Design top, start of the top module:
module top(input clk, rst, ball_speed, serve_type, angle, bat_size, restart, start, en_color, auto, hard_mode, input[3:0] mode, max_score, input[8:0] adc, output sel, size, output sound, output [9:0] RED, GRN, BLU, output HSYNC, VSYNC, px_clk, blank);
    wire [9:0] x, y, p1_y, p2_y, bx, by;
    reg [9:0] p2_y_ff;
    wire px_data_out;
    wire [29:0] px_data_in;
    wire [4:0] score1, score2;
    wire p1_win, p2_win, turn, start_state, hit, wall, goal;
    wire p2p, p2m, xh, yh;
    wire [1:0] game_mode;
    reg[1:0] mode_in, score_in;
    wire [9:0] ap2_y, pp2_y;
    assign blank = 1'b1;
    assign size = bat_size;
    assign p2_y = p2_y_ff;
    always @(posedge clk) begin
        if(auto) p2_y_ff <= ap2_y;
        else p2_y_ff <= pp2_y;
    end
    always @(posedge clk or posedge rst) begin
        if(rst) begin
            mode_in <= 2'b00;
            score_in <= 2'b00;
        end else begin
        if(mode[0]) mode_in <= 2'b00;
        if(mode[1]) mode_in <= 2'b01;
        if(mode[2]) mode_in <= 2'b10;
        if(mode[3]) mode_in <= 2'b11;
        if(max_score[0]) score_in <= 2'b00;
        if(max_score[1]) score_in <= 2'b01;
        if(max_score[2]) score_in <= 2'b10;
        if(max_score[3]) score_in <= 2'b11;
        end
    end
    paddle_controller pctrl(clk, rst, p2p, p2m, bat_size, ap2_y);
    heading_detect heading_detect(clk, rst, bx, by, xh, yh);
    auto_player auto_player(clk, rst, auto, turn, hit, wall, start_state, hard_mode, xh, yh, game_mode, bx, by, ap2_y, p2p, p2m);
    adc_reader adc_reader(clk, rst, adc, sel, p1_y, pp2_y);
    clk_divider clk_divider(clk, rst, px_clk);
    sound_output sound_output(clk, rst, hit, wall, goal, sound);
    game_controller game_controller(clk, rst, p1_y, p2_y, mode_in, score_in, ball_speed, serve_type, angle, bat_size, restart, start, p1_win, p2_win, turn, start_state, hit, wall, goal, game_mode, score1, score2, bx, by);
  ...
Size in the first run: ~210 flip-flops, ~51000 sq um of cells after synthesis.
==> flow/config.mk <==
export PLATFORM = sky130hd
export DESIGN_NAME = top
export DESIGN_NICKNAME = top
export VERILOG_FILES = /design/flow/design.v
export SDC_FILE = /design/flow/constraint.sdc
export NUM_CORES = 4
export LEC_CHECK = 0
export ABC_AREA = 0
export CAP_MARGIN = 20
export CELL_PAD_IN_SITES_GLOBAL_PLACEMENT = 0
export CORE_MARGIN = 2
export CORE_UTILIZATION = 18
export CTS_CLUSTER_DIAMETER = 172
export CTS_CLUSTER_SIZE = 13
export HOLD_SLACK_MARGIN = 0.11
export MIN_ROUTING_LAYER = met2
export PLACE_DENSITY_LB_ADDON = 0.26
export SETUP_SLACK_MARGIN = 2.82
export SLEW_MARGIN = 20
==> flow/constraint.sdc <==
create_clock -name core_clock -period 12.6 [get_ports {clk}]
set_input_delay 2.5200 -clock core_clock [delete_from_list [all_inputs] [get_ports {clk}]]
set_output_delay 2.5200 -clock core_clock [all_outputs]
set_load 0.01 [all_outputs]
run.sh (not shown) runs the stock make flow with config.mk's settings and CLKGATE_MAP_FILE=.
The first run finished with timing, DRC and antenna clean.
Rerun with:
Settings changed: ABC_AREA 0 to unset, CELL_PAD_IN_SITES_GLOBAL_PLACEMENT 0 to unset, CORE_UTILIZATION 18 to 64, CTS_CLUSTER_DIAMETER 172 to unset, CTS_CLUSTER_SIZE 13 to unset, HOLD_SLACK_MARGIN 0.11 to unset, MIN_ROUTING_LAYER met2 to unset, PLACE_DENSITY_LB_ADDON 0.26 to unset, SETUP_SLACK_MARGIN 2.82 to 2.07.
Clock period 12.6 ns to 7.5 ns, I/O delays scaled along.
What happened: Sequential cell count is unchanged; wire length is lower by 19%; cell count is lower by 24%; via count is lower by 24%; register-to-register slack is worse by 2.2 ns; design area is higher by 1.7%; power is higher by 73%; critical path depth is lower by 1; clock power is higher by 91%; clock-buffer cell count is lower by 4; setup slack is worse by 2.2 ns.
Rerun with:
Settings changed: ABC_AREA set to 1, CORE_UTILIZATION 64 to 40, PLACE_DENSITY set to 0.6, SETUP_SLACK_MARGIN 2.07 to unset.
Clock period 7.5 ns to 8.61 ns, I/O delays scaled along.
After rerunning:
- synthesized area drops by 8.0%
- global-route usage decreases by 19 points
- die size came out higher by 46%
- final area went down by 13%
- wire length decreases by 17%
- sequential share of layout area rises by 1.3 points
- worst setup slack loses 1.3 ns
- clock power came out lower by about 10%
- power fell by 15%
- synthesized cell count went up by 7.7%
Rerun with:
Settings changed: CORE_UTILIZATION 40 to 61, CTS_CLUSTER_SIZE set to 98.
Clock period 8.61 ns to 14.0 ns, I/O delays scaled along.
After rerunning: Utilization came out higher by 21 points. First-iteration DRC count rises by 8.6%. Clock-buffer cell count came out higher by 4. Die area came out lower by 34%. Combinational power is lower by about 40%. Synthesized area is unchanged. Critical path depth is higher by 9. Non-clock buffer count is lower by 30. Clock power came out lower by 41%. Global-route usage rises by 12 points. Synthesized cell count does not change.

---

Setup of lane 1:
Starting RTL as in the previous note.
make LEC_CHECK=0 ABC_AREA=0 CAP_MARGIN=20 CELL_PAD_IN_SITES_GLOBAL_PLACEMENT=2 CORE_ASPECT_RATIO=0.9 CORE_MARGIN=2 CORE_UTILIZATION=56 CTS_CLUSTER_SIZE=27 GPL_TIMING_DRIVEN=1 HOLD_SLACK_MARGIN=-0.01 MAX_ROUTING_LAYER=met5 MIN_ROUTING_LAYER=met2 PLACE_DENSITY_LB_ADDON=0.02 SETUP_SLACK_MARGIN=2.0 SLEW_MARGIN=35 TNS_END_PERCENT=50 finish   # period 7.07 ns
Lane 1 did not run to completion, as it errored out during 3_1_place_gp_skip_io.
## Diff of input files: lane 2 against lane 1
Settings: a deleted MAX_ROUTING_LAYER that had been met5; a change of TNS_END_PERCENT from 50 to 25; a deleted MIN_ROUTING_LAYER that had been met2; a deleted SETUP_SLACK_MARGIN that had been 2.0; an added PLACE_DENSITY of 0.6; a change of ABC_AREA from 0 to 1; a deleted GPL_TIMING_DRIVEN that had been 1; a deleted CELL_PAD_IN_SITES_GLOBAL_PLACEMENT that had been 2; a deleted CTS_CLUSTER_SIZE that had been 27; a deleted PLACE_DENSITY_LB_ADDON that had been 0.02.
Findings:
Every stage of the flow completed for lane 2, and the final layout passed the timing, design-rule and antenna checks. Diff lane 1 -> lane 2: die size saw a decrease; synthesized area went down by 8.0%; synthesized chip area reported by yosys decreased by about 8% relative to the old numbers.
No activity file was given, so power comes from the tool's default toggle rates.
